### flow/design.v
`timescale 1ns/1ps
package nn_pkg;
 localparam int K_SIZE = 3;
 localparam int PROD_W = 17;
 localparam int ACC_CONV_W = PROD_W + $clog2(K_SIZE*K_SIZE);
 localparam int RES_W = ACC_CONV_W + 1;
 localparam int W_W = 8;
 localparam int ACC_FC_W = 40;
 localparam int SHIFT_NORM = 6;
endpackage
`timescale 1ns/1ps
module window_gen_3x3_flat #(
 parameter int IMG_W = 8,
 parameter int IMG_H = 8
)(
 input logic clk,
 input logic rst,
 input logic in_valid,
 input logic signed [8:0] in_pixel,
 output logic win_valid,
 output logic [80:0] win_flat,  
 output logic [$clog2(IMG_W)-1:0] out_x,
 output logic [$clog2(IMG_H)-1:0] out_y
);
 logic signed [8:0] line1 [0:IMG_W-1];
 logic signed [8:0] line2 [0:IMG_W-1];
 logic signed [8:0] s0[0:2], s1[0:2], s2[0:2];
 int unsigned x, y;
 integer k;
 task automatic put9(input int idx, input logic signed [8:0] val);
 begin
 win_flat[idx*9 +: 9] <= val;
 end
 endtask
 always_ff @(posedge clk) begin
 if (rst) begin
 x <= 0; y <= 0;
 win_valid <= 0;
 out_x <= '0; out_y <= '0;
 win_flat <= '0;
 for (k = 0; k < IMG_W; k = k + 1) begin
 line1[k] <= '0;
 line2[k] <= '0;
 end
 for (k = 0; k < 3; k = k + 1) begin
 s0[k] <= '0; s1[k] <= '0; s2[k] <= '0;
 end
 end else begin
 win_valid <= 0;
 if (in_valid) begin
 s0[0] <= s0[1]; s0[1] <= s0[2]; s0[2] <= line2[x];
 s1[0] <= s1[1]; s1[1] <= s1[2]; s1[2] <= line1[x];
 s2[0] <= s2[1]; s2[1] <= s2[2]; s2[2] <= in_pixel;
 line2[x] <= line1[x];
 line1[x] <= in_pixel;
 if (y >= 2 && x >= 2) begin
 put9(0, s0[1]); put9(1, s0[2]); put9(2, line2[x]);
 put9(3, s1[1]); put9(4, s1[2]); put9(5, line1[x]);
 put9(6, s2[1]); put9(7, s2[2]); put9(8, in_pixel);
 win_valid <= 1;
 out_x <= x - 2;
 out_y <= y - 2;
 end
 if (x == IMG_W-1) begin
 x <= 0;
 if (y != IMG_H-1) y <= y + 1;
 else y <= 0;
 end else begin
 x <= x + 1;
 end
 end
 end
 end
endmodule
`timescale 1ns/1ps
import nn_pkg::*;
module nn_block_flat #(
 parameter int SHIFT_NORM = nn_pkg::SHIFT_NORM
)(
 input logic clk,
 input logic rst,
 input logic [80:0] win_flat,
 input logic signed [7:0] k00, k01, k02,
 input logic signed [7:0] k10, k11, k12,
 input logic signed [7:0] k20, k21, k22,
 input logic signed [7:0] bias,
 input logic signed [7:0] scale,
 input logic signed [7:0] offset,
 input logic signed [W_W-1:0] w0,
 input logic signed [W_W-1:0] w1,
 input logic signed [W_W-1:0] w2,
 output logic signed [RES_W-1:0] conv_result,
 output logic signed [RES_W-1:0] norm_result,
 output logic signed [ACC_FC_W-1:0] acc0,
 output logic signed [ACC_FC_W-1:0] acc1,
 output logic signed [ACC_FC_W-1:0] acc2
);
 function automatic logic signed [8:0] pix(input int idx);
 begin
 pix = $signed(win_flat[idx*9 +: 9]);
 end
 endfunction
 integer signed sum_temp;
 integer signed sum_next;
 always_comb begin
 sum_temp =
 pix(0)*k00 + pix(1)*k01 + pix(2)*k02 +
 pix(3)*k10 + pix(4)*k11 + pix(5)*k12 +
 pix(6)*k20 + pix(7)*k21 + pix(8)*k22;
 sum_next = (sum_temp <<< 1) + $signed(bias);
 end
 logic signed [RES_W-1:0] conv_reg;
 always_ff @(posedge clk) begin
 if (rst) conv_reg <= '0;
 else conv_reg <= sum_next[RES_W-1:0];
 end
 always_ff @(posedge clk) begin
 if (rst) conv_result <= '0;
 else conv_result <= conv_reg;
 end
 localparam int PROD_W = RES_W + 8;
 logic signed [PROD_W-1:0] prod;
 integer signed prod_shifted;
 integer signed sum_off;
 integer signed norm_next;
 always_comb begin
 prod = $signed(conv_reg) * $signed(scale);
 if (SHIFT_NORM > 0) prod_shifted = $signed(prod) >>> SHIFT_NORM;
 else if (SHIFT_NORM < 0) prod_shifted = $signed(prod) <<< (-SHIFT_NORM);
 else prod_shifted = $signed(prod);
 sum_off = prod_shifted + $signed(offset);
 norm_next = (sum_off < 0) ? 0 : sum_off;
 end
 always_ff @(posedge clk) begin
 if (rst) norm_result <= '0;
 else norm_result <= norm_next[RES_W-1:0];
 end
 always_comb begin
 acc0 = $signed(norm_result) * $signed(w0);
 acc1 = $signed(norm_result) * $signed(w1);
 acc2 = $signed(norm_result) * $signed(w2);
 end
endmodule
`timescale 1ns/1ps
import nn_pkg::*;
module nn_image_top #(
 parameter int IMG_W = 8,
 parameter int IMG_H = 8
)(
 input logic clk,
 input logic rst,
 input logic in_valid,
 input logic signed [8:0] in_pixel,
 input logic signed [7:0] k00, k01, k02,
 input logic signed [7:0] k10, k11, k12,
 input logic signed [7:0] k20, k21, k22,
 input logic signed [7:0] bias,
 input logic signed [7:0] scale,
 input logic signed [7:0] offset,
 input logic signed [W_W-1:0] w0,
 input logic signed [W_W-1:0] w1,
 input logic signed [W_W-1:0] w2,
 output logic out_valid,
 output logic signed [RES_W-1:0] conv_result,
 output logic signed [RES_W-1:0] norm_result,
 output logic signed [ACC_FC_W-1:0] acc0,
 output logic signed [ACC_FC_W-1:0] acc1,
 output logic signed [ACC_FC_W-1:0] acc2,
 output logic [$clog2(IMG_W)-1:0] out_x,
 output logic [$clog2(IMG_H)-1:0] out_y
);
 logic win_valid;
 logic [80:0] win_flat;  
 logic [$clog2(IMG_W)-1:0] win_x;
 logic [$clog2(IMG_H)-1:0] win_y;
 window_gen_3x3_flat #(
 .IMG_W(IMG_W),
 .IMG_H(IMG_H)
 ) u_win (
 .clk (clk),
 .rst (rst),
 .in_valid (in_valid),
 .in_pixel (in_pixel),
 .win_valid(win_valid),
 .win_flat (win_flat),
 .out_x (win_x),
 .out_y (win_y)
 );
 nn_block_flat #(
 .SHIFT_NORM(SHIFT_NORM)
 ) u_core (
 .clk (clk),
 .rst (rst),
 .win_flat (win_flat),
 .k00(k00), .k01(k01), .k02(k02),
 .k10(k10), .k11(k11), .k12(k12),
 .k20(k20), .k21(k21), .k22(k22),
 .bias (bias),
 .scale (scale),
 .offset (offset),
 .w0(w0),
 .w1(w1),
 .w2(w2),
 .conv_result(conv_result),
 .norm_result(norm_result),
 .acc0(acc0),
 .acc1(acc1),
 .acc2(acc2)
 );
 logic [1:0] vpipe;
 logic [$clog2(IMG_W)-1:0] x_pipe0, x_pipe1;
 logic [$clog2(IMG_H)-1:0] y_pipe0, y_pipe1;
 always_ff @(posedge clk) begin
 if (rst) begin
 vpipe <= 2'b00;
 x_pipe0 <= '0; x_pipe1 <= '0;
 y_pipe0 <= '0; y_pipe1 <= '0;
 end else begin
 vpipe <= {vpipe[0], win_valid};
 if (win_valid) begin
 x_pipe0 <= win_x;
 y_pipe0 <= win_y;
 end
 x_pipe1 <= x_pipe0;
 y_pipe1 <= y_pipe0;
 end
 end
 assign out_valid = vpipe[1];
 assign out_x = x_pipe1;
 assign out_y = y_pipe1;
endmodule
### flow/run.sh
#!/bin/bash
# the make line also repeats each setting of config.mk as NAME=value (left out here)
make -C /OpenROAD-flow-scripts/flow DESIGN_CONFIG=/design/flow/config.mk WORK_HOME=/design/flow/orfs CLKGATE_MAP_FILE= finish
### flow/config.mk
export PLATFORM = sky130hd
export DESIGN_NAME = nn_image_top
export DESIGN_NICKNAME = nn_image_top
export VERILOG_FILES = /design/flow/design.v
export SDC_FILE = /design/flow/constraint.sdc
export NUM_CORES = 4
export LEC_CHECK = 0
export CAP_MARGIN = 20
export CORE_MARGIN = 2
export CORE_UTILIZATION = 72
export CTS_CLUSTER_SIZE = 42
export HOLD_SLACK_MARGIN = -0.08
export MAX_ROUTING_LAYER = met4
export PLACE_DENSITY_LB_ADDON = 0.0
export SETUP_SLACK_MARGIN = 2.14
export SLEW_MARGIN = 20
### flow/constraint.sdc
create_clock -name core_clock -period 8.59 [get_ports {clk}]
set_input_delay 1.7180 -clock core_clock [delete_from_list [all_inputs] [get_ports {clk}]]
set_output_delay 1.7180 -clock core_clock [all_outputs]
set_load 0.01 [all_outputs]
==> results of run 1 <==
-- metal layers --
layer / vias to the layer above / GRT usage, % / share of wire (%)
li1: 25320 / - / -
met2: 4245 / 72.18 / 47
met1: 29820 / 49.09 / 33
met3: 1684 / 7.289 / 11
met5: - / - / 0
met4: 0 / 25.85 / 9.1
-- cell type report --
type	count	area, µm²	area share [%]
clock buffers	61	1310	1.495
clock inverters	28	287.8	0.3285
well taps	1276	1597	1.822
flip-flops and latches	433	10110	11.54
inverters	1565	5911	6.747
diodes	21	52.55	0.05998
repair buffers	1382	11880	13.56
multi-input cells	5240	56460	64.44
-- repair_timing --
| item | CTS | global route |
|---|---|---|
| pin swaps | 349 | 286 |
| gates resized | 1194 | 395 |
| setup buffers | 149 | 76 |
| cloned | 10 | 5 |
| setup endpoints to repair | 148 | 147 |
-- through the flow --
| stage | setup TNS [ns] | util, % | instance area (µm²) | hold WS, ns |
|---|---|---|---|---|
| 2_1_floorplan | -4.599 | - | 71540 | 0.4138 |
| 3_3_place_gp | -43.28 | 84.08 | 81080 | 0.4424 |
| 3_5_place_dp | -50.17 | 84.09 | 81080 | 0.4485 |
| 4_1_cts | -7.606 | 88.86 | 85680 | 0.4573 |
| 5_1_grt | -41.15 | 90.85 | 87600 | 0.4741 |
| 6_report | -41.25 | 90.86 | 87610 | 0.4599 |
==> qor.csv, run 1 <==
metric,value,unit
result of the run,failed layout checks,
Layout Check Fails,setup timing,
total cell area reported by yosys after synthesis,0.06978,mm²
"Clk Latency, worst-skew pair",0.66,ns
Placed Instances,9656,
final clock skew,0.04099,ns
global-route total usage across every layer,43.28,%
Max Slew Vio Count,0,
initial antenna violation count,17,
achievable clock frequency,100.7,MHz
Main area contributors,"sky130_fd_sc_hd__fa_1, sky130_fd_sc_hd__ha_1, sky130_fd_sc_hd__inv_1, sky130_fd_sc_hd__dfxtp_1, sky130_fd_sc_hd__and2_1",
Initial DRC Count,6370,
highest-delay cell along the critical path,sky130_fd_sc_hd__fa_1,
fraction of the mapped netlist area in simple logic gates,16.98,%
Compound-Gate Fraction of Synth Area,6.042,%
Hold Path End,vpipe[1]$_SDFF_PP0_,
number of warnings issued by yosys,6,
chip area,0.09943,mm²
number of nets at floorplan,9454,
Inserted Clock Buffers,48,
worst path setup slack after routing,-1.336,ns
"Seq share, synth",14.49,%
highest cell delay on the worst timing path,0.54,ns
dominant cell type by area after synthesis,sky130_fd_sc_hd__fa_1,
tool warnings,35,
required time of the critical path,9.10,ns
"worst slack, placed",-2.133,ns
Die Span Y,315.3,µm
proportion of synthesized area in mux cells,2.069,%
standard-cell row count,114,
number of nets in the finished design,10610,
"setup slack, reg-to-reg",-0.60,ns
hold buffer count at cts,0,
width of the chip,315.3,µm
pin count of the biggest net entering global routing,93,
DR pass1 iterations,11,
ratio of final minimum period to clock period,115.6,%
synthesized instance count,7516,
number of buffer cells added on primary ports,302,
type of element launching the critical path,input pin,
path depth of the worst reg2reg path,34,
clock slew at the register clock pins of the worst setup and hold paths,0.06,ns
via count of the first global-routing pass,63300,
IO Count,303,
CTS tree,built,
final hold violation count,0,
Root Buffer Master,sky130_fd_sc_hd__clkbuf_16,
most repeated library cell on the critical path,sky130_fd_sc_hd__fa_1,
beginning of the critical path,k20[2],
number of register bits inferred by synthesis,433,
critical path class,input pin to flip-flop,
CTS max path bufs,3,
number of routed nets with antenna violations,0,
cell depth of the worst setup path,39,
vias per inst,6.103,
total of endpoints with negative setup slack in the final report,80,
most frequently used flop master after synthesis,sky130_fd_sc_hd__dfxtp_1,
time the final worst path needs with I/O delays and setup,9.926,ns
leftover overflow at the end of global routing,0,
global-route wire length before repair,326.3,mm
most numerous cell types in the synthesized netlist,"sky130_fd_sc_hd__inv_1, sky130_fd_sc_hd__fa_1, sky130_fd_sc_hd__and2_1",
worst min-delay path class,flip-flop to flip-flop,
number of standard cells reported by yosys,7516,
most repeated cell in the gate-level netlist after synthesis,sky130_fd_sc_hd__inv_1,
"FA/HA/MAJ Cells, Area Fraction",45.58,%
fin cells,10010,
cell area after synthesis,0.06978,mm²
via count,61070,
Total Wirelength,234.0,mm
max-cap violation count,0,
crit path capture,u_core.conv_reg[18]$_SDFF_PP0_,
number of fillers in the final layout,3947,
number of distinct library cell variants in the gate-level netlist after synthesis,66,
Core Area,0.09642,mm²
count of clock tree sinks,433,
Post-synth EDFFs,144,
launch instance of the worst register-to-register path,u_win.win_flat[56]$_SDFFE_PP0P_,
DRC viols,0,
"Arr. time, crit path",10.44,ns
xor/xnor share,4.682,%
post-synth top area share,35.20,%
routability-driven placement congestion ratio,1.001,
unrepaired setup endpoints after global routing,yes,
critical-path maximum fanout,6,
post-synthesis area per instance,9.284,µm²
worst hold path stage count,1,
H-tree depth,2,
worst hold path startpoint,vpipe[0]$_SDFF_PP0_,
gate family responsible for the most delay along the worst path,adder cells,
reg-to-reg endpoint,u_core.conv_reg[18]$_SDFF_PP0_,
Critical Path Sink Type,flip-flop,
pre-placement core utilization,72.37,%
HPWL after detailed placement,152.5,mm
largest family of logic cells by area,adder cells,
DR WL/cell,23.39,µm
area growth from synthesis to layout,25.55,%
share of async-settable or async-resettable flops after synthesis,0,%
Bufs and invs on worst path,12,
max_slew headroom,18.18,%
Least-Margin Pin Slew,1.226,ns
==> inputs of run 2 (changes only) <==
CTS_CLUSTER_SIZE = 31   (was 42)
HOLD_SLACK_MARGIN = not set   (was -0.08)
MAX_ROUTING_LAYER = not set   (was met4)
SETUP_SLACK_MARGIN = 1.32   (was 2.14)
clock period = 4.47 ns   (was 8.59 ns; I/O delays follow)
==> qor.csv, run 2 <==
metric,value,unit
post-synthesis area per instance,9.284,µm²
Core Area,0.09642,mm²
global-route total usage across every layer,85.56,%
Main area contributors,"sky130_fd_sc_hd__fa_1, sky130_fd_sc_hd__ha_1, sky130_fd_sc_hd__inv_1, sky130_fd_sc_hd__dfxtp_1, sky130_fd_sc_hd__and2_1",
dominant cell type by area after synthesis,sky130_fd_sc_hd__fa_1,
synthesized instance count,7516,
result of the run,aborted with a tool error,
share of async-settable or async-resettable flops after synthesis,0,%
most repeated cell in the gate-level netlist after synthesis,sky130_fd_sc_hd__inv_1,
leftover overflow at the end of global routing,864,
stage at which the run stopped,global routing (5_1_grt),
count of clock tree sinks,433,
HPWL after detailed placement,164.2,mm
most numerous cell types in the synthesized netlist,"sky130_fd_sc_hd__inv_1, sky130_fd_sc_hd__fa_1, sky130_fd_sc_hd__and2_1",
number of standard cells reported by yosys,7516,
number of distinct library cell variants in the gate-level netlist after synthesis,66,
fraction of the mapped netlist area in simple logic gates,16.98,%
total cell area reported by yosys after synthesis,0.06978,mm²
number of register bits inferred by synthesis,433,
proportion of synthesized area in mux cells,2.069,%
pre-placement core utilization,72.37,%
Post-synth EDFFs,144,
"FA/HA/MAJ Cells, Area Fraction",45.58,%
Compound-Gate Fraction of Synth Area,6.042,%
xor/xnor share,4.682,%
routability-driven placement congestion ratio,0.9941,
Root Buffer Master,sky130_fd_sc_hd__clkbuf_16,
Placed Instances,9960,
"Seq share, synth",14.49,%
number of nets at floorplan,9454,
H-tree depth,2,
largest family of logic cells by area,adder cells,
width of the chip,315.3,µm
"worst slack, placed",-5.408,ns
CTS max path bufs,3,
chip area,0.09943,mm²
post-synth top area share,35.20,%
number of buffer cells added on primary ports,302,
number of warnings issued by yosys,6,
Inserted Clock Buffers,50,
Log Error,[ERROR GRT-0232] Routing congestion too high. Check the congestion heatmap in the GUI.,
Die Span Y,315.3,µm
IO Count,303,
standard-cell row count,114,
most frequently used flop master after synthesis,sky130_fd_sc_hd__dfxtp_1,
cell area after synthesis,0.06978,mm²
==> run 2: timing repair <==
action / in CTS
setup buffers: 147
hold buffers: 0
gates resized: 1162
pin swaps: 395
setup endpoints to repair: 212
gates cloned: 18
==> run 2: layer usage <==
metal / overflow / global-route usage (%)
met1: 49 / 82.69
met2: 451 / 98.63
met3: 67 / 75.52
met4: 287 / 87.19
met5: 10 / 56.72
==> run 2: metrics by stage <==
step	area [µm²]	hold slack, ns
3_3_place_gp	84300	0.4219
3_5_place_dp	84300	0.4310
4_1_cts	89220	0.4475
2_1_floorplan	72400	0.4138
==> inputs of run 3 (changes only) <==
CAP_MARGIN = 30   (was 20)
CTS_CLUSTER_SIZE = not set   (was 31)
MAX_ROUTING_LAYER = met4   (was not set)
PLACE_DENSITY_LB_ADDON = not set   (was 0.0)
SETUP_SLACK_MARGIN = 1.1   (was 1.32)
clock period = 8.81 ns   (was 4.47 ns; I/O delays follow)
==> qor.csv, run 3 <==
metric,value,unit
vias per inst,6.106,
number of register bits inferred by synthesis,433,
initial antenna violation count,20,
Bufs and invs on worst path,11,
reg-to-reg endpoint,u_core.conv_reg[18]$_SDFF_PP0_,
routability-driven placement congestion ratio,0.9762,
most repeated cell in the gate-level netlist after synthesis,sky130_fd_sc_hd__inv_1,
area growth from synthesis to layout,22.91,%
number of routed nets with antenna violations,0,
post-synthesis area per instance,9.284,µm²
cell area after synthesis,0.06978,mm²
Inserted Clock Buffers,46,
synthesized instance count,7516,
Root Buffer Master,sky130_fd_sc_hd__clkbuf_16,
final non-filler cell area,0.08577,mm²
"Clk Latency, worst-skew pair",0.66,ns
xor/xnor share,4.682,%
worst hold path stage count,2,
number of buffer cells added on primary ports,302,
worst min-delay path class,flip-flop to flip-flop,
"setup slack, reg-to-reg",-0.22,ns
number of distinct library cell variants in the gate-level netlist after synthesis,66,
CTS max path bufs,3,
"Arr. time, crit path",10.22,ns
path depth of the worst reg2reg path,36,
most repeated library cell on the critical path,sky130_fd_sc_hd__fa_1,
final hold violation count,0,
ratio of final minimum period to clock period,110.6,%
crit path capture,u_core.conv_reg[18]$_SDFF_PP0_,
number of nets in the finished design,10470,
launch instance of the worst register-to-register path,u_win.win_flat[36]$_SDFFE_PP0P_,
standard-cell row count,114,
pin count of the biggest net entering global routing,82,
post-layout util,88.95,%
Compound-Gate Fraction of Synth Area,6.042,%
chip area,0.09943,mm²
worst path setup slack after routing,-0.9298,ns
Post-synth EDFFs,144,
HPWL after detailed placement,153.5,mm
dominant cell type by area after synthesis,sky130_fd_sc_hd__fa_1,
gate family responsible for the most delay along the worst path,adder cells,
critical path class,input pin to flip-flop,
fin cells,9882,
H-tree depth,2,
Hold Path End,u_win.win_flat[4]$_SDFFE_PP0P_,
count of clock tree sinks,433,
pre-placement core utilization,72.37,%
beginning of the critical path,k11[4],
Least-Margin Pin Slew,1.210,ns
area used by multi-input combinational logic,0.05571,mm²
width of the chip,315.3,µm
cell depth of the worst setup path,38,
max_slew headroom,19.20,%
global-route total usage across every layer,42.92,%
fraction of the mapped netlist area in simple logic gates,16.98,%
achievable clock frequency,102.7,MHz
via count of the first global-routing pass,62710,
proportion of synthesized area in mux cells,2.069,%
leftover overflow at the end of global routing,0,
DR WL/cell,23.71,µm
most numerous cell types in the synthesized netlist,"sky130_fd_sc_hd__inv_1, sky130_fd_sc_hd__fa_1, sky130_fd_sc_hd__and2_1",
clock slew at the register clock pins of the worst setup and hold paths,0.07,ns
highest-delay cell along the critical path,sky130_fd_sc_hd__fa_1,
required time of the critical path,9.29,ns
Core Area,0.09642,mm²
Total Wirelength,234.3,mm
most frequently used flop master after synthesis,sky130_fd_sc_hd__dfxtp_1,
DRC viols,0,
Die Span Y,315.3,µm
max-cap violation count,0,
Placed Area,0.08009,mm²
highest cell delay on the worst timing path,0.56,ns
total cell area reported by yosys after synthesis,0.06978,mm²
CTS tree,built,
time the final worst path needs with I/O delays and setup,9.740,ns
hold buffer count at cts,0,
post-synth top area share,35.20,%
number of nets at floorplan,9454,
critical-path maximum fanout,4,
Max Slew Vio Count,0,
Initial DRC Count,6248,
final clock skew,0.06542,ns
number of fillers in the final layout,4335,
Layout Check Fails,setup timing,
"worst slack, placed",-1.953,ns
total of endpoints with negative setup slack in the final report,53,
"Seq share, synth",14.49,%
number of standard cells reported by yosys,7516,
area used by sequential logic in the layout,0.01011,mm²
Placed Instances,9586,
share of async-settable or async-resettable flops after synthesis,0,%
largest family of logic cells by area,adder cells,
type of element launching the critical path,input pin,
result of the run,failed layout checks,
Main area contributors,"sky130_fd_sc_hd__fa_1, sky130_fd_sc_hd__ha_1, sky130_fd_sc_hd__inv_1, sky130_fd_sc_hd__dfxtp_1, sky130_fd_sc_hd__and2_1",
number of warnings issued by yosys,6,
"FA/HA/MAJ Cells, Area Fraction",45.58,%
Critical Path Sink Type,flip-flop,
worst hold path startpoint,u_win.s0[1][4]$_SDFFE_PP0P_,
DR pass1 iterations,9,
global-route wire length before repair,323.7,mm
IO Count,303,
tool warnings,38,
unrepaired setup endpoints after global routing,yes,
via count,60340,
run 3: metrics by stage:
stage	hold WS, ns	TNS [ns]
after detailed placement	0.4502	-39.85
after global placement	0.4308	-34.12
after CTS	0.4627	-4.264
after global routing	0.4655	-26.30
after floorplan	0.4138	-3.270
final	0.4621	-19.47
run 3: what timing repair did:
item | 4_1_cts | 5_1_grt
cloned | 10 | 3
resized | 908 | 379
endpoints found under the setup margin | 138 | 134
setup buffers | 102 | 52
pin swaps | 305 | 233
run 3: routing by layer:
layer / vias to the layer above / track usage (%) / routed length (µm) / part of all wire (%)
met2: 4310 / 72.19 / 110400 / 47
met5: - / - / 0 / 0
met1: 29160 / 47.38 / 75410 / 32
met4: 0 / 28.54 / 24060 / 10
li1: 25020 / - / - / -
met3: 1844 / 6.558 / 24460 / 10
run 3: final cells by class:
type / count / area share [%]
tap: 1276 / 1.861
inverter: 1565 / 6.855
clock inverter: 37 / 0.6535
multi-input combinational: 5242 / 64.96
clock buffer: 49 / 1.416
timing repair buffer: 1246 / 12.37
antenna: 34 / 0.09920
sequential: 433 / 11.79
==> inputs of run 4 (changes only) <==
CAP_MARGIN = 20   (was 30)
CTS_CLUSTER_SIZE = 31   (was not set)
MAX_ROUTING_LAYER = not set   (was met4)
PLACE_DENSITY_LB_ADDON = 0.0   (was not set)
SETUP_SLACK_MARGIN = not set   (was 1.1)
clock period = 4.71 ns   (was 8.81 ns; I/O delays follow)
==> qor.csv, run 4 <==
metric,value,unit
number of warnings issued by yosys,6,
number of distinct library cell variants in the gate-level netlist after synthesis,66,
width of the chip,315.3,µm
standard-cell row count,114,
post-synth top area share,35.20,%
number of standard cells reported by yosys,7516,
xor/xnor share,4.682,%
number of register bits inferred by synthesis,433,
CTS max path bufs,3,
"FA/HA/MAJ Cells, Area Fraction",45.58,%
chip area,0.09943,mm²
Die Span Y,315.3,µm
largest family of logic cells by area,adder cells,
cell area after synthesis,0.06978,mm²
IO Count,303,
proportion of synthesized area in mux cells,2.069,%
dominant cell type by area after synthesis,sky130_fd_sc_hd__fa_1,
total cell area reported by yosys after synthesis,0.06978,mm²
Root Buffer Master,sky130_fd_sc_hd__clkbuf_16,
Compound-Gate Fraction of Synth Area,6.042,%
most frequently used flop master after synthesis,sky130_fd_sc_hd__dfxtp_1,
Post-synth EDFFs,144,
number of buffer cells added on primary ports,302,
most numerous cell types in the synthesized netlist,"sky130_fd_sc_hd__inv_1, sky130_fd_sc_hd__fa_1, sky130_fd_sc_hd__and2_1",
share of async-settable or async-resettable flops after synthesis,0,%
Placed Area,0.08432,mm²
Inserted Clock Buffers,47,
Main area contributors,"sky130_fd_sc_hd__fa_1, sky130_fd_sc_hd__ha_1, sky130_fd_sc_hd__inv_1, sky130_fd_sc_hd__dfxtp_1, sky130_fd_sc_hd__and2_1",
pre-placement core utilization,72.37,%
HPWL after detailed placement,161.8,mm
hold buffer count at cts,0,
most repeated cell in the gate-level netlist after synthesis,sky130_fd_sc_hd__inv_1,
synthesized instance count,7516,
number of nets at floorplan,9454,
stage at which the run stopped,global routing (5_1_grt),
Core Area,0.09642,mm²
fraction of the mapped netlist area in simple logic gates,16.98,%
result of the run,aborted with a tool error,
count of clock tree sinks,433,
routability-driven placement congestion ratio,1.016,
"Seq share, synth",14.49,%
H-tree depth,2,
post-synthesis area per instance,9.284,µm²
## run 4: stage by stage
stage	setup slack [ns]	instances	utilization, %	setup TNS [ns]	hold WS [ns]
after floorplan	-4.027	7516	-	-196.89	0.4138
after global placement	-5.001	9977	87.45	-379.18	0.4347
after detailed placement	-5.213	9977	87.45	-397.74	0.4467
after CTS	-4.041	10200	91.90	-294.85	0.4553
## run 4: timing repair
item / 4_1_cts
pin swaps: 357
setup buffers: 134
setup endpoints to repair: 150
gates resized: 1117
cloned: 15
==> inputs of run 5 (changes only) <==
CORE_UTILIZATION = 40   (was 72)
CTS_CLUSTER_SIZE = not set   (was 31)
PLACE_DENSITY_LB_ADDON = not set   (was 0.0)
clock period = 18.7 ns   (was 4.71 ns; I/O delays follow)
==> qor.csv, run 5 <==
metric,value,unit
result of the run,finished clean,
number of standard cells reported by yosys,7516,
routing usage on met1,25.91,%
"Arr. time, crit path",11.06,ns
postcts setup bufs,0,
highest-delay cell along the critical path,sky130_fd_sc_hd__clkdlybuf4s50_1,
launch instance of the worst register-to-register path,u_win.win_flat[79]$_SDFFE_PP0P_,
clock slew at the register clock pins of the worst setup and hold paths,0.06,ns
number of warnings issued by yosys,6,
most frequently used flop master after synthesis,sky130_fd_sc_hd__dfxtp_1,
via count,49350,
Least-Margin Pin Slew,1.121,ns
H-tree depth,2,
routability-driven placement congestion ratio,0.8897,
DR WL/cell,17.64,µm
Root Buffer Master,sky130_fd_sc_hd__clkbuf_16,
"FA/HA/MAJ Cells, Area Fraction",45.58,%
"Seq share, synth",14.49,%
synthesized instance count,7516,
final hold violation count,0,
IO Count,303,
gate family responsible for the most delay along the worst path,adder cells,
total cell area reported by yosys after synthesis,0.06978,mm²
share of async-settable or async-resettable flops after synthesis,0,%
"Clk Latency, worst-skew pair",0.65,ns
area growth from synthesis to layout,9.679,%
cell area after synthesis,0.06978,mm²
CTS max path bufs,3,
Total Wirelength,176.4,mm
vias per inst,4.932,
Main area contributors,"sky130_fd_sc_hd__fa_1, sky130_fd_sc_hd__ha_1, sky130_fd_sc_hd__inv_1, sky130_fd_sc_hd__dfxtp_1, sky130_fd_sc_hd__and2_1",
ratio of final minimum period to clock period,79.13,%
critical-path maximum fanout,22,
max-cap violation count,0,
tool warnings,31,
path depth of the worst reg2reg path,35,
worst hold path startpoint,u_win.s2[1][5]$_SDFFE_PP0P_,
width of the chip,421.7,µm
Compound-Gate Fraction of Synth Area,6.042,%
max_slew headroom,23.80,%
number of nets at floorplan,9454,
Post-synth EDFFs,144,
Critical Path Sink Type,primary output,
CTS tree,built,
met2 track demand over resource,36.20,%
xor/xnor share,4.682,%
total of endpoints with negative setup slack in the final report,0,
Initial DRC Count,2598,
"setup slack, reg-to-reg",9.07,ns
DRC viols,0,
beginning of the critical path,w0[3],
most numerous cell types in the synthesized netlist,"sky130_fd_sc_hd__inv_1, sky130_fd_sc_hd__fa_1, sky130_fd_sc_hd__and2_1",
Bufs and invs on worst path,4,
highest cell delay on the worst timing path,0.90,ns
number of distinct library cell variants in the gate-level netlist after synthesis,66,
HPWL after detailed placement,143.1,mm
number of buffer cells added on primary ports,302,
final non-filler cell area,0.07654,mm²
critical path class,input pin to primary output,
pre-placement core utilization,40.19,%
"Critical Path, Cell by Cell",clkdlybuf4s50_1 -> and2_1 -> fa_1 -> inv_1 -> fa_1 -> fa_1 -> inv_1 -> fa_1 -> ha_1 -> o21a_1 -> o21ai_0 -> or3_1 -> or4b_1 -> nand3_1 -> a311o_1 -> a221o_1 -> a21oi_1 -> xnor2_1 -> clkdlybuf4s50_1,
reg-to-reg endpoint,u_core.conv_reg[20]$_SDFF_PP0_,
global-route wire length before repair,287.4,mm
Inserted Clock Buffers,51,
fin cells,10010,
number of fillers in the final layout,16880,
type of element launching the critical path,input pin,
Most Crowded Layer GR,met2,
initial antenna violation count,15,
most repeated library cell on the critical path,sky130_fd_sc_hd__fa_1,
most repeated cell in the gate-level netlist after synthesis,sky130_fd_sc_hd__inv_1,
via count of the first global-routing pass,52560,
Global Route met3 Usage,1.834,%
unrepaired setup endpoints after global routing,no,
chip area,0.1778,mm²
worst min-delay path class,flip-flop to flip-flop,
global-route total usage across every layer,20.23,%
Max Slew Vio Count,0,
achievable clock frequency,67.58,MHz
Placed Area,0.07484,mm²
required time of the critical path,14.96,ns
Hold Path End,u_win.win_flat[59]$_SDFFE_PP0P_,
number of nets in the finished design,9569,
post-synthesis area per instance,9.284,µm²
pin count of the biggest net entering global routing,87,
Placed Instances,9903,
DR pass1 iterations,6,
crit path capture,acc0[32],
cells resized by post-CTS repair,0,
largest family of logic cells by area,adder cells,
minimum hold slack,0.4309,ns
Core Area,0.1736,mm²
Die Span Y,421.7,µm
setup_tns,0,ns
dominant cell type by area after synthesis,sky130_fd_sc_hd__fa_1,
standard-cell row count,153,
post-synth top area share,35.20,%
hold buffer count at cts,0,
number of register bits inferred by synthesis,433,
cell depth of the worst setup path,19,
number of routed nets with antenna violations,0,
worst hold path stage count,2,
post-layout util,44.08,%
fraction of the mapped netlist area in simple logic gates,16.98,%
worst path setup slack after routing,3.903,ns
time the final worst path needs with I/O delays and setup,14.80,ns
count of clock tree sinks,433,
final clock skew,0.04161,ns
proportion of synthesized area in mux cells,2.069,%
leftover overflow at the end of global routing,0,
"worst slack, placed",3.875,ns
==> run 5: cell type report <==
| cell class | count | area (µm²) | area share (%) |
|---|---|---|---|
| clock inverter | 33 | 310.3 | 0.4054 |
| multi-input combinational | 5240 | 52640 | 68.78 |
| inverter | 1565 | 5874 | 7.675 |
| timing repair buffer | 340 | 3309 | 4.324 |
| clock buffer | 62 | 1360 | 1.777 |
| tap | 2325 | 2909 | 3.801 |
| antenna | 7 | 17.52 | 0.02289 |
| sequential | 433 | 10110 | 13.21 |
==> run 5: routing by layer <==
layer | wire length, µm | part of all wire [%]
met5 | 32 | 0.018
met4 | 4975 | 2.8
met3 | 7406 | 4.2
met2 | 89590 | 51
met1 | 74440 | 42
==> inputs of run 6 (changes only) <==
CORE_UTILIZATION = 69   (was 40)
CTS_CLUSTER_SIZE = 31   (was not set)
clock period = 6.09 ns   (was 18.7 ns; I/O delays follow)
==> qor.csv, run 6 <==
metric,value,unit
worst hold path stage count,2,
number of nets at floorplan,9454,
launch instance of the worst register-to-register path,u_win.win_flat[11]$_SDFFE_PP0P_,
width of the chip,322.0,µm
"worst slack, placed",-4.309,ns
worst path setup slack after routing,-3.253,ns
setup_tns,-168.85,ns
Critical Path Sink Type,flip-flop,
unrepaired setup endpoints after global routing,yes,
clock slew at the register clock pins of the worst setup and hold paths,0.07,ns
pre-placement core utilization,69.68,%
required time of the critical path,6.60,ns
share of async-settable or async-resettable flops after synthesis,0,%
synthesized instance count,7516,
Hold Path End,u_win.win_flat[5]$_SDFFE_PP0P_,
Total Wirelength,224.6,mm
Inserted Clock Buffers,50,
max-cap violation count,0,
total of endpoints with negative setup slack in the final report,142,
highest cell delay on the worst timing path,0.62,ns
tool warnings,36,
cell depth of the worst setup path,39,
fraction of the mapped netlist area in simple logic gates,16.98,%
achievable clock frequency,107.0,MHz
most numerous cell types in the synthesized netlist,"sky130_fd_sc_hd__inv_1, sky130_fd_sc_hd__fa_1, sky130_fd_sc_hd__and2_1",
Compound-Gate Fraction of Synth Area,6.042,%
path depth of the worst reg2reg path,38,
number of standard cells reported by yosys,7516,
largest family of logic cells by area,adder cells,
pin count of the biggest net entering global routing,85,
vias per inst,5.867,
CTS max path bufs,3,
highest-delay cell along the critical path,sky130_fd_sc_hd__fa_1,
Placed Instances,9931,
gate family responsible for the most delay along the worst path,adder cells,
number of routed nets with antenna violations,0,
number of distinct library cell variants in the gate-level netlist after synthesis,66,
DR WL/cell,21.98,µm
final hold violation count,0,
proportion of synthesized area in mux cells,2.069,%
number of nets in the finished design,10800,
"FA/HA/MAJ Cells, Area Fraction",45.58,%
crit path capture,u_core.conv_reg[19]$_SDFF_PP0_,
global-route wire length before repair,331.8,mm
critical path class,input pin to flip-flop,
count of clock tree sinks,433,
time the final worst path needs with I/O delays and setup,9.343,ns
Root Buffer Master,sky130_fd_sc_hd__clkbuf_16,
initial antenna violation count,18,
Initial DRC Count,4542,
Bufs and invs on worst path,10,
result of the run,failed layout checks,
ratio of final minimum period to clock period,153.4,%
Main area contributors,"sky130_fd_sc_hd__fa_1, sky130_fd_sc_hd__ha_1, sky130_fd_sc_hd__inv_1, sky130_fd_sc_hd__dfxtp_1, sky130_fd_sc_hd__and2_1",
fin cells,10220,
number of buffer cells added on primary ports,302,
chip area,0.1037,mm²
"setup slack, reg-to-reg",-3.02,ns
Layout Check Fails,setup timing,
standard-cell row count,116,
Max Slew Vio Count,0,
most frequently used flop master after synthesis,sky130_fd_sc_hd__dfxtp_1,
max_slew headroom,24.16,%
cell area after synthesis,0.06978,mm²
routability-driven placement congestion ratio,0.9748,
xor/xnor share,4.682,%
DRC viols,0,
leftover overflow at the end of global routing,0,
CTS tree,built,
worst hold path startpoint,u_win.s0[1][5]$_SDFFE_PP0P_,
type of element launching the critical path,input pin,
global-route total usage across every layer,40.98,%
HPWL after detailed placement,156.9,mm
dominant cell type by area after synthesis,sky130_fd_sc_hd__fa_1,
number of fillers in the final layout,4572,
"Arr. time, crit path",9.85,ns
DR pass1 iterations,8,
via count of the first global-routing pass,64240,
H-tree depth,2,
IO Count,303,
Least-Margin Pin Slew,1.138,ns
"Seq share, synth",14.49,%
hold buffer count at cts,0,
most repeated cell in the gate-level netlist after synthesis,sky130_fd_sc_hd__inv_1,
Post-synth EDFFs,144,
beginning of the critical path,k02[0],
via count,59940,
post-synthesis area per instance,9.284,µm²
area growth from synthesis to layout,28.04,%
Die Span Y,322.0,µm
number of register bits inferred by synthesis,433,
"Clk Latency, worst-skew pair",0.67,ns
critical-path maximum fanout,7,
worst min-delay path class,flip-flop to flip-flop,
total cell area reported by yosys after synthesis,0.06978,mm²
reg-to-reg endpoint,u_core.conv_reg[20]$_SDFF_PP0_,
post-synth top area share,35.20,%
Core Area,0.1001,mm²
number of warnings issued by yosys,6,
final clock skew,0.05234,ns
## run 6: layout make-up
class / count / area [µm²] / share of cell area (%)
diodes: 12 / 30.03 / 0.03361
clock buffers: 70 / 1398 / 1.564
clock inverters: 23 / 251.5 / 0.2815
inverters: 1565 / 5882 / 6.583
multi-input cells: 5241 / 56710 / 63.47
flip-flops and latches: 433 / 10130 / 11.34
well taps: 1298 / 1624 / 1.818
repair buffers: 1575 / 13330 / 14.92
## run 6: routing by layer
metal | part of all wire [%] | GRT usage (%) | vias up
met5 | 0.051 | 0 | -
met4 | 8.5 | 25.37 | 16
met3 | 8.3 | 6.634 | 1222
met2 | 49 | 71.01 | 3293
met1 | 34 | 47.69 | 29720
li1 | - | - | 25690
## run 6: metrics by stage
step / util [%] / hold slack, ns / area (µm²)
6_report: 89.22 / 0.4484 / 89350
5_1_grt: 89.20 / 0.4720 / 89330
4_1_cts: 87.70 / 0.4494 / 87830
3_5_place_dp: 83.14 / 0.4461 / 83270
3_3_place_gp: 83.14 / 0.4445 / 83270
2_1_floorplan: - / 0.4138 / 71680
## run 6: repair_timing
action	CTS	global route
pin swaps	362	312
gates resized	1267	314
endpoints found under the setup margin	145	142
cloned	12	1
setup buffers	121	72
==> inputs of run 7 (changes only) <==
CELL_PAD_IN_SITES_GLOBAL_PLACEMENT = 3   (was not set)
CORE_MARGIN = 7   (was 2)
CORE_UTILIZATION = 28   (was 69)
CTS_CLUSTER_DIAMETER = 174   (was not set)
CTS_CLUSTER_SIZE = not set   (was 31)
GPL_ROUTABILITY_DRIVEN = 1   (was not set)
GPL_TIMING_DRIVEN = 0   (was not set)
HOLD_SLACK_MARGIN = 0.22   (was not set)
MAX_ROUTING_LAYER = met4   (was not set)
MIN_ROUTING_LAYER = met2   (was not set)
SETUP_SLACK_MARGIN = 0.34   (was not set)
SLEW_MARGIN = 25   (was 20)
TNS_END_PERCENT = 50   (was not set)
clock period = 12.0 ns   (was 6.09 ns; I/O delays follow)
==> qor.csv, run 7 <==
metric,value,unit
highest-delay cell along the critical path,sky130_fd_sc_hd__or4b_4,
result of the run,finished clean,
H-tree depth,2,
Placed Instances,11130,
largest family of logic cells by area,adder cells,
reg-to-reg endpoint,u_core.conv_reg[21]$_SDFF_PP0_,
"Arr. time, crit path",9.05,ns
Least-Margin Pin Slew,1.048,ns
critical path class,input pin to primary output,
Core Area,0.2482,mm²
routability-driven placement congestion ratio,0.8661,
clock slew at the register clock pins of the worst setup and hold paths,0.06,ns
synthesized instance count,7516,
Critical Path Sink Type,primary output,
DR pass1 iterations,5,
total cell area reported by yosys after synthesis,0.06978,mm²
number of distinct library cell variants in the gate-level netlist after synthesis,66,
required time of the critical path,9.60,ns
Die Span Y,513.2,µm
worst hold path stage count,2,
area growth from synthesis to layout,15.14,%
fraction of the mapped netlist area in simple logic gates,16.98,%
worst hold path startpoint,u_win.s0[1][1]$_SDFFE_PP0P_,
number of nets in the finished design,9808,
ratio of final minimum period to clock period,95.38,%
Max Slew Vio Count,0,
achievable clock frequency,87.37,MHz
hold buffer count at cts,0,
max-cap violation count,0,
pre-placement core utilization,28.11,%
type of element launching the critical path,input pin,
Initial DRC Count,5841,
number of warnings issued by yosys,6,
initial antenna violation count,33,
cell area after synthesis,0.06978,mm²
unrepaired setup endpoints after global routing,yes,
"worst slack, placed",-0.9512,ns
worst min-delay path class,flip-flop to flip-flop,
critical-path maximum fanout,11,
leftover overflow at the end of global routing,0,
Bufs and invs on worst path,7,
most frequently used flop master after synthesis,sky130_fd_sc_hd__dfxtp_1,
vias per inst,6.023,
"Seq share, synth",14.49,%
worst path setup slack after routing,0.5545,ns
Inserted Clock Buffers,54,
final clock skew,0.05143,ns
post-synth top area share,35.20,%
IO Count,303,
xor/xnor share,4.682,%
number of nets at floorplan,9454,
"Critical Path, Cell by Cell",clkdlybuf4s50_1 -> clkbuf_4 -> and2_1 -> fa_1 -> inv_1 -> fa_1 -> fa_1 -> inv_1 -> fa_1 -> ha_1 -> o21a_1 -> o21ai_0 -> or3_1 -> or4b_4 -> nand3_2 -> a311o_1 -> a221o_1 -> a21oi_4 -> xnor2_4 -> buf_12 -> buf_4 -> clkdlybuf4s50_1,
launch instance of the worst register-to-register path,u_win.win_flat[16]$_SDFFE_PP0P_,
HPWL after detailed placement,199.6,mm
via count of the first global-routing pass,82940,
highest cell delay on the worst timing path,0.60,ns
crit path capture,acc0[30],
time the final worst path needs with I/O delays and setup,11.45,ns
fin cells,11430,
count of clock tree sinks,433,
via count,68870,
global-route wire length before repair,360.7,mm
number of standard cells reported by yosys,7516,
Compound-Gate Fraction of Synth Area,6.042,%
"FA/HA/MAJ Cells, Area Fraction",45.58,%
"Clk Latency, worst-skew pair",0.68,ns
gate family responsible for the most delay along the worst path,adder cells,
most numerous cell types in the synthesized netlist,"sky130_fd_sc_hd__inv_1, sky130_fd_sc_hd__fa_1, sky130_fd_sc_hd__and2_1",
post-synthesis area per instance,9.284,µm²
chip area,0.2634,mm²
dominant cell type by area after synthesis,sky130_fd_sc_hd__fa_1,
cell depth of the worst setup path,22,
most repeated library cell on the critical path,sky130_fd_sc_hd__fa_1,
Hold Path End,u_win.win_flat[1]$_SDFFE_PP0P_,
number of buffer cells added on primary ports,282,
tool warnings,33,
CTS tree,built,
global-route total usage across every layer,28.51,%
Post-synth EDFFs,144,
most repeated cell in the gate-level netlist after synthesis,sky130_fd_sc_hd__inv_1,
Total Wirelength,242.1,mm
pin count of the biggest net entering global routing,19,
DR WL/cell,21.18,µm
final hold violation count,0,
DRC viols,0,
Main area contributors,"sky130_fd_sc_hd__fa_1, sky130_fd_sc_hd__ha_1, sky130_fd_sc_hd__inv_1, sky130_fd_sc_hd__dfxtp_1, sky130_fd_sc_hd__and2_1",
Root Buffer Master,sky130_fd_sc_hd__clkbuf_16,
max_slew headroom,30.16,%
standard-cell row count,183,
total of endpoints with negative setup slack in the final report,0,
number of routed nets with antenna violations,0,
beginning of the critical path,w0[2],
number of register bits inferred by synthesis,433,
path depth of the worst reg2reg path,37,
"setup slack, reg-to-reg",2.00,ns
proportion of synthesized area in mux cells,2.069,%
width of the chip,513.2,µm
CTS max path bufs,3,
share of async-settable or async-resettable flops after synthesis,0,%
-- run 7: layer usage --
layer / track usage, % / share of wire, % / wire, µm / vias to the layer above
met1: - / 0 / 0 / 26300
met4: 1.766 / 2.7 / 6583 / 0
li1: - / - / - / 23720
met2: 32.38 / 53 / 128200 / 18270
met5: - / 0 / 0 / -
met3: 40.31 / 44 / 107400 / 580
-- run 7: repair_timing --
item / CTS / global route
setup buffers: 2 / 8
gates cloned: 0 / 1
gates resized: 91 / 280
endpoints found under the setup margin: 50 / 60
pin swaps: 8 / 26
-- run 7: layout make-up --
class                           count  area, µm²
Fill cell                       26400     167900
Multi-Input combinational cell   5240      53470
Sequential cell                   433      10110
Inverter                         1565       5888
Tap cell                         3330       4167
Timing Repair Buffer              298       2988
Clock buffer                       72       1469
Buffer                            278       1334
Antenna cell                      188      470.5
Clock inverter                     29      447.9
-- run 7: metrics by stage --
stage               hold WS, ns  cell area [µm²]  util, %  setup TNS, ns
floorplan                0.4138            69780        -              0
global placement         0.4409            76770    30.93         -31.43
detailed placement       0.4455            76910    30.99         -12.12
CTS                      0.4549            79100    31.87              0
global route             0.4769            80270    32.34              0
finish                   0.4552            80350    32.37              0
==> inputs of run 8 (changes only) <==
CELL_PAD_IN_SITES_GLOBAL_PLACEMENT = not set   (was 3)
CORE_MARGIN = 2   (was 7)
CORE_UTILIZATION = 40   (was 28)
CTS_CLUSTER_DIAMETER = not set   (was 174)
GPL_ROUTABILITY_DRIVEN = not set   (was 1)
GPL_TIMING_DRIVEN = not set   (was 0)
HOLD_SLACK_MARGIN = not set   (was 0.22)
MAX_ROUTING_LAYER = not set   (was met4)
MIN_ROUTING_LAYER = not set   (was met2)
SETUP_SLACK_MARGIN = not set   (was 0.34)
SLEW_MARGIN = 20   (was 25)
TNS_END_PERCENT = not set   (was 50)
==> qor.csv, run 8 <==
metric,value,unit
result of the run,finished clean,
gate family responsible for the most delay along the worst path,adder cells,
standard-cell row count,153,
DR WL/cell,17.48,µm
unrepaired setup endpoints after global routing,no,
time the final worst path needs with I/O delays and setup,11.40,ns
"Critical Path, Cell by Cell",clkdlybuf4s50_1 -> and2_1 -> fa_1 -> inv_1 -> fa_1 -> fa_1 -> inv_1 -> fa_1 -> ha_1 -> o21a_1 -> o21ai_0 -> or3_1 -> or4b_1 -> nand3_1 -> a311o_1 -> a221o_1 -> a21oi_1 -> xnor2_1 -> buf_4 -> clkdlybuf4s50_1,
largest family of logic cells by area,adder cells,
leftover overflow at the end of global routing,0,
highest cell delay on the worst timing path,0.83,ns
post-synth top area share,35.20,%
Root Buffer Master,sky130_fd_sc_hd__clkbuf_16,
most repeated library cell on the critical path,sky130_fd_sc_hd__fa_1,
Compound-Gate Fraction of Synth Area,6.042,%
global-route total usage across every layer,20.10,%
most repeated cell in the gate-level netlist after synthesis,sky130_fd_sc_hd__inv_1,
Bufs and invs on worst path,5,
post-synthesis area per instance,9.284,µm²
final non-filler cell area,0.07682,mm²
max_slew headroom,22.96,%
H-tree depth,2,
fin cells,10040,
number of nets in the finished design,9605,
Critical Path Sink Type,primary output,
critical path class,input pin to primary output,
Total Wirelength,175.5,mm
launch instance of the worst register-to-register path,u_win.win_flat[77]$_SDFFE_PP0P_,
fraction of the mapped netlist area in simple logic gates,16.98,%
most frequently used flop master after synthesis,sky130_fd_sc_hd__dfxtp_1,
pre-placement core utilization,40.19,%
Initial DRC Count,2270,
number of distinct library cell variants in the gate-level netlist after synthesis,66,
worst hold path startpoint,u_win.s2[1][2]$_SDFFE_PP0P_,
achievable clock frequency,87.72,MHz
Max Slew Vio Count,0,
initial antenna violation count,15,
chip area,0.1778,mm²
HPWL after detailed placement,144.8,mm
Core Area,0.1736,mm²
"Seq share, synth",14.49,%
global-route wire length before repair,286.7,mm
most numerous cell types in the synthesized netlist,"sky130_fd_sc_hd__inv_1, sky130_fd_sc_hd__fa_1, sky130_fd_sc_hd__and2_1",
vias per inst,4.911,
"Clk Latency, worst-skew pair",0.60,ns
"FA/HA/MAJ Cells, Area Fraction",45.58,%
Placed Instances,9942,
postcts setup bufs,0,
share of async-settable or async-resettable flops after synthesis,0,%
total of endpoints with negative setup slack in the final report,0,
number of routed nets with antenna violations,0,
Least-Margin Pin Slew,1.133,ns
cells resized by post-CTS repair,0,
worst min-delay path class,flip-flop to flip-flop,
number of register bits inferred by synthesis,433,
"Arr. time, crit path",9.00,ns
final clock skew,0.02136,ns
xor/xnor share,4.682,%
"setup slack, reg-to-reg",2.58,ns
area used by sequential logic in the layout,0.01011,mm²
count of clock tree sinks,433,
number of warnings issued by yosys,6,
DRC viols,0,
number of fillers in the final layout,16810,
number of standard cells reported by yosys,7516,
ratio of final minimum period to clock period,95.00,%
Placed Area,0.07515,mm²
total cell area reported by yosys after synthesis,0.06978,mm²
number of buffer cells added on primary ports,302,
max-cap violation count,0,
synthesized instance count,7516,
Inserted Clock Buffers,48,
path depth of the worst reg2reg path,35,
via count,49310,
Hold Path End,u_win.win_flat[56]$_SDFFE_PP0P_,
area used by multi-input combinational logic,0.05265,mm²
Post-synth EDFFs,144,
Die Span Y,421.7,µm
hold buffer count at cts,0,
reg-to-reg endpoint,u_core.conv_reg[21]$_SDFF_PP0_,
critical-path maximum fanout,14,
beginning of the critical path,w0[4],
area growth from synthesis to layout,10.09,%
tool warnings,31,
via count of the first global-routing pass,52620,
width of the chip,421.7,µm
CTS tree,built,
"worst slack, placed",0.1038,ns
pin count of the biggest net entering global routing,88,
proportion of synthesized area in mux cells,2.069,%
routability-driven placement congestion ratio,0.9485,
cell area after synthesis,0.06978,mm²
crit path capture,acc0[37],
worst hold path stage count,2,
DR pass1 iterations,5,
clock slew at the register clock pins of the worst setup and hold paths,0.06,ns
Main area contributors,"sky130_fd_sc_hd__fa_1, sky130_fd_sc_hd__ha_1, sky130_fd_sc_hd__inv_1, sky130_fd_sc_hd__dfxtp_1, sky130_fd_sc_hd__and2_1",
worst path setup slack after routing,0.6000,ns
number of nets at floorplan,9454,
highest-delay cell along the critical path,sky130_fd_sc_hd__clkdlybuf4s50_1,
dominant cell type by area after synthesis,sky130_fd_sc_hd__fa_1,
final hold violation count,0,
CTS max path bufs,3,
required time of the critical path,9.60,ns
setup_tns,0,ns
type of element launching the critical path,input pin,
IO Count,303,
cell depth of the worst setup path,20,
-- run 8: area by class of cell --
cell class / count / area share [%]
Inverter: 1565 / 7.647
Multi-Input combinational cell: 5240 / 68.54
Antenna cell: 11 / 0.03583
Timing Repair Buffer: 379 / 4.699
Clock inverter: 22 / 0.3518
Tap cell: 2325 / 3.787
Sequential cell: 433 / 13.16
Clock buffer: 67 / 1.783
-- run 8: through the flow --
stage	hold slack, ns	util (%)
final	0.4394	44.24
after global placement	0.4400	43.27
after detailed placement	0.4405	43.28
after global routing	0.4569	44.24
after floorplan	0.4138	-
after CTS	0.4400	44.23
-- run 8: metal layers --
metal	up-vias	share of wire (%)	global-route usage, %
met5	-	0.024	0
met1	24950	43	25.93
met4	6	3.4	6.266
met2	936	50	35.43
met3	183	4.1	1.975
li1	23240	-	-
==> inputs of run 9 (changes only) <==
CAP_MARGIN = 40   (was 20)
CORE_UTILIZATION = 72   (was 40)
CTS_CLUSTER_DIAMETER = 395   (was not set)
CTS_CLUSTER_SIZE = 13   (was not set)
PLACE_DENSITY_LB_ADDON = 0.2   (was not set)
SETUP_SLACK_MARGIN = 0.57   (was not set)
clock period = 4.47 ns   (was 12.0 ns; I/O delays follow)
==> qor.csv, run 9 <==
metric,value,unit
result of the run,aborted with a tool error,
stage at which the run stopped,global routing (5_1_grt),
Log Error,[ERROR GRT-0232] Routing congestion too high. Check the congestion heatmap in the GUI.,
post-synth top area share,35.20,%
Compound-Gate Fraction of Synth Area,6.042,%
Root Buffer Master,sky130_fd_sc_hd__clkbuf_16,
most repeated cell in the gate-level netlist after synthesis,sky130_fd_sc_hd__inv_1,
largest family of logic cells by area,adder cells,
width of the chip,315.3,µm
cell area after synthesis,0.06978,mm²
chip area,0.09943,mm²
proportion of synthesized area in mux cells,2.069,%
most frequently used flop master after synthesis,sky130_fd_sc_hd__dfxtp_1,
global-route total usage across every layer,58.96,%
number of nets at floorplan,9454,
HPWL after detailed placement,169.8,mm
"FA/HA/MAJ Cells, Area Fraction",45.58,%
synthesized instance count,7516,
pre-placement core utilization,72.37,%
share of async-settable or async-resettable flops after synthesis,0,%
number of buffer cells added on primary ports,302,
Core Area,0.09642,mm²
"worst slack, placed",-5.497,ns
Post-synth EDFFs,144,
standard-cell row count,114,
IO Count,303,
total cell area reported by yosys after synthesis,0.06978,mm²
most numerous cell types in the synthesized netlist,"sky130_fd_sc_hd__inv_1, sky130_fd_sc_hd__fa_1, sky130_fd_sc_hd__and2_1",
hold buffer count at cts,0,
count of clock tree sinks,433,
Placed Area,0.08449,mm²
dominant cell type by area after synthesis,sky130_fd_sc_hd__fa_1,
number of standard cells reported by yosys,7516,
xor/xnor share,4.682,%
number of warnings issued by yosys,6,
Main area contributors,"sky130_fd_sc_hd__fa_1, sky130_fd_sc_hd__ha_1, sky130_fd_sc_hd__inv_1, sky130_fd_sc_hd__dfxtp_1, sky130_fd_sc_hd__and2_1",
routability-driven placement congestion ratio,1.000,
leftover overflow at the end of global routing,3,
H-tree depth,2,
"Seq share, synth",14.49,%
Die Span Y,315.3,µm
number of register bits inferred by synthesis,433,
post-synthesis area per instance,9.284,µm²
number of distinct library cell variants in the gate-level netlist after synthesis,66,
fraction of the mapped netlist area in simple logic gates,16.98,%
Inserted Clock Buffers,39,
CTS max path bufs,3,
[run 9: metrics by stage]
stage | hold WS [ns] | instances | util (%)
floorplan | 0.4138 | 7516 | -
global placement | 0.4280 | 9975 | 87.50
detailed placement | 0.4439 | 9983 | 87.63
CTS | 0.4183 | 10200 | 91.98
[run 9: layer usage]
metal | overflow | GRT usage (%)
met1 | 0 | 57.78
met3 | 0 | 29.61
met2 | 2 | 87.29
met4 | 1 | 59.98
met5 | 0 | 8.949
[run 9: repair_timing]
action                     in CTS
gates cloned                    6
setup endpoints to repair     156
resized                      1177
setup buffers                 155
pin swaps                     354
==> inputs of run 10 (changes only) <==
CAP_MARGIN = 20   (was 40)
CORE_UTILIZATION = 40   (was 72)
CTS_CLUSTER_DIAMETER = not set   (was 395)
CTS_CLUSTER_SIZE = not set   (was 13)
PLACE_DENSITY_LB_ADDON = not set   (was 0.2)
SETUP_SLACK_MARGIN = 2.81   (was 0.57)
clock period = 11.5 ns   (was 4.47 ns; I/O delays follow)
==> qor.csv, run 10 <==
metric,value,unit
result of the run,finished clean,
H-tree depth,2,
"Seq share, synth",14.49,%
minimum hold slack,0.4534,ns
achievable clock frequency,99.91,MHz
Inserted Clock Buffers,52,
most frequently used flop master after synthesis,sky130_fd_sc_hd__dfxtp_1,
most repeated library cell on the critical path,sky130_fd_sc_hd__fa_1,
synthesized instance count,7516,
Initial DRC Count,2445,
crit path capture,u_core.conv_reg[21]$_SDFF_PP0_,
beginning of the critical path,k02[4],
Total Wirelength,190.6,mm
Main area contributors,"sky130_fd_sc_hd__fa_1, sky130_fd_sc_hd__ha_1, sky130_fd_sc_hd__inv_1, sky130_fd_sc_hd__dfxtp_1, sky130_fd_sc_hd__and2_1",
most numerous cell types in the synthesized netlist,"sky130_fd_sc_hd__inv_1, sky130_fd_sc_hd__fa_1, sky130_fd_sc_hd__and2_1",
critical path class,input pin to flip-flop,
reg-to-reg endpoint,u_core.conv_reg[21]$_SDFF_PP0_,
proportion of synthesized area in mux cells,2.069,%
wire length the detailed router placed on met1,76.88,mm
highest-delay cell along the critical path,sky130_fd_sc_hd__fa_1,
ratio of final minimum period to clock period,87.04,%
Core Area,0.1736,mm²
most repeated cell in the gate-level netlist after synthesis,sky130_fd_sc_hd__inv_1,
via count,51110,
launch instance of the worst register-to-register path,u_win.win_flat[20]$_SDFFE_PP0P_,
max-cap violation count,0,
global-route wire length before repair,306.5,mm
share of async-settable or async-resettable flops after synthesis,0,%
"Arr. time, crit path",10.55,ns
worst hold path stage count,2,
dominant cell type by area after synthesis,sky130_fd_sc_hd__fa_1,
number of register bits inferred by synthesis,433,
final hold violation count,0,
cell depth of the worst setup path,38,
number of warnings issued by yosys,6,
number of distinct library cell variants in the gate-level netlist after synthesis,66,
Top Metal Used,met5,
required time of the critical path,12.04,ns
Die Span Y,421.7,µm
Post-synth EDFFs,144,
largest family of logic cells by area,adder cells,
Compound-Gate Fraction of Synth Area,6.042,%
IO Count,303,
number of routed nets with antenna violations,0,
Max Slew Vio Count,0,
met3 routed wirelength,5.805,mm
area used by multi-input combinational logic,0.05636,mm²
max_slew headroom,26.44,%
Hold Path End,u_win.win_flat[34]$_SDFFE_PP0P_,
routability-driven placement congestion ratio,0.8757,
"setup slack, reg-to-reg",2.66,ns
worst min-delay path class,flip-flop to flip-flop,
Least-Margin Pin Slew,1.073,ns
total cell area reported by yosys after synthesis,0.06978,mm²
worst hold path startpoint,u_win.s1[1][7]$_SDFFE_PP0P_,
clock slew at the register clock pins of the worst setup and hold paths,0.07,ns
"Clk Latency, worst-skew pair",0.68,ns
post-synth top area share,35.20,%
initial antenna violation count,9,
Root Buffer Master,sky130_fd_sc_hd__clkbuf_16,
gate family responsible for the most delay along the worst path,adder cells,
post-synthesis area per instance,9.284,µm²
pre-placement core utilization,40.19,%
routed length on met2,100.1,mm
"FA/HA/MAJ Cells, Area Fraction",45.58,%
width of the chip,421.7,µm
total of endpoints with negative setup slack in the final report,0,
time the final worst path needs with I/O delays and setup,10.01,ns
area growth from synthesis to layout,19.92,%
unrepaired setup endpoints after global routing,yes,
number of nets in the finished design,9921,
area used by sequential logic in the layout,0.01011,mm²
tool warnings,34,
final clock skew,0.04616,ns
critical-path maximum fanout,5,
DR WL/cell,18.41,µm
pin count of the biggest net entering global routing,87,
number of buffer cells added on primary ports,302,
fin cells,10360,
number of standard cells reported by yosys,7516,
leftover overflow at the end of global routing,0,
count of clock tree sinks,433,
DR pass1 iterations,5,
xor/xnor share,4.682,%
CTS max path bufs,3,
vias per inst,4.936,
fraction of the mapped netlist area in simple logic gates,16.98,%
HPWL after detailed placement,149.8,mm
number of nets at floorplan,9454,
chip area,0.1778,mm²
CTS tree,built,
Bufs and invs on worst path,8,
Placed Instances,9981,
cell area after synthesis,0.06978,mm²
path depth of the worst reg2reg path,39,
highest cell delay on the worst timing path,0.58,ns
DRC viols,0,
Critical Path Sink Type,flip-flop,
global-route total usage across every layer,21.66,%
standard-cell row count,153,
type of element launching the critical path,input pin,
via count of the first global-routing pass,55380,
number of fillers in the final layout,16300,
run 10: timing repair:
item	4_1_cts	5_1_grt
setup endpoints to repair	140	125
buffers inserted	181	77
pin swaps	314	231
hold buffers	0	0
gates cloned	14	1
gates resized	1380	318
run 10: through the flow:
| step | instance area [µm²] | util (%) | setup TNS (ns) | setup slack [ns] |
|---|---|---|---|---|
| floorplan | 70950 | - | 0 | 1.405 |
| global placement | 76250 | 43.92 | -0.01810 | -0.01810 |
| detailed placement | 76270 | 43.93 | -0.005178 | -0.005178 |
| CTS | 82040 | 47.25 | 0 | 1.529 |
| global route | 83680 | 48.20 | 0 | 1.232 |
| finish | 83690 | 48.20 | 0 | 1.491 |
run 10: final cells by class:
class | instances | share of cell area, %
tap | 2325 | 3.476
clock buffer | 74 | 1.823
timing repair buffer | 691 | 7.882
inverter | 1565 | 7.041
clock inverter | 23 | 0.3319
multi-input combinational | 5240 | 67.35
sequential | 433 | 12.08
antenna | 4 | 0.01196
run 10: layer usage:
metal | up-vias | track usage, %
li1 | 23880 | -
met1 | 26030 | 26.27
met2 | 909 | 40.02
met3 | 294 | 1.935
met4 | 6 | 7.324
met5 | - | 0
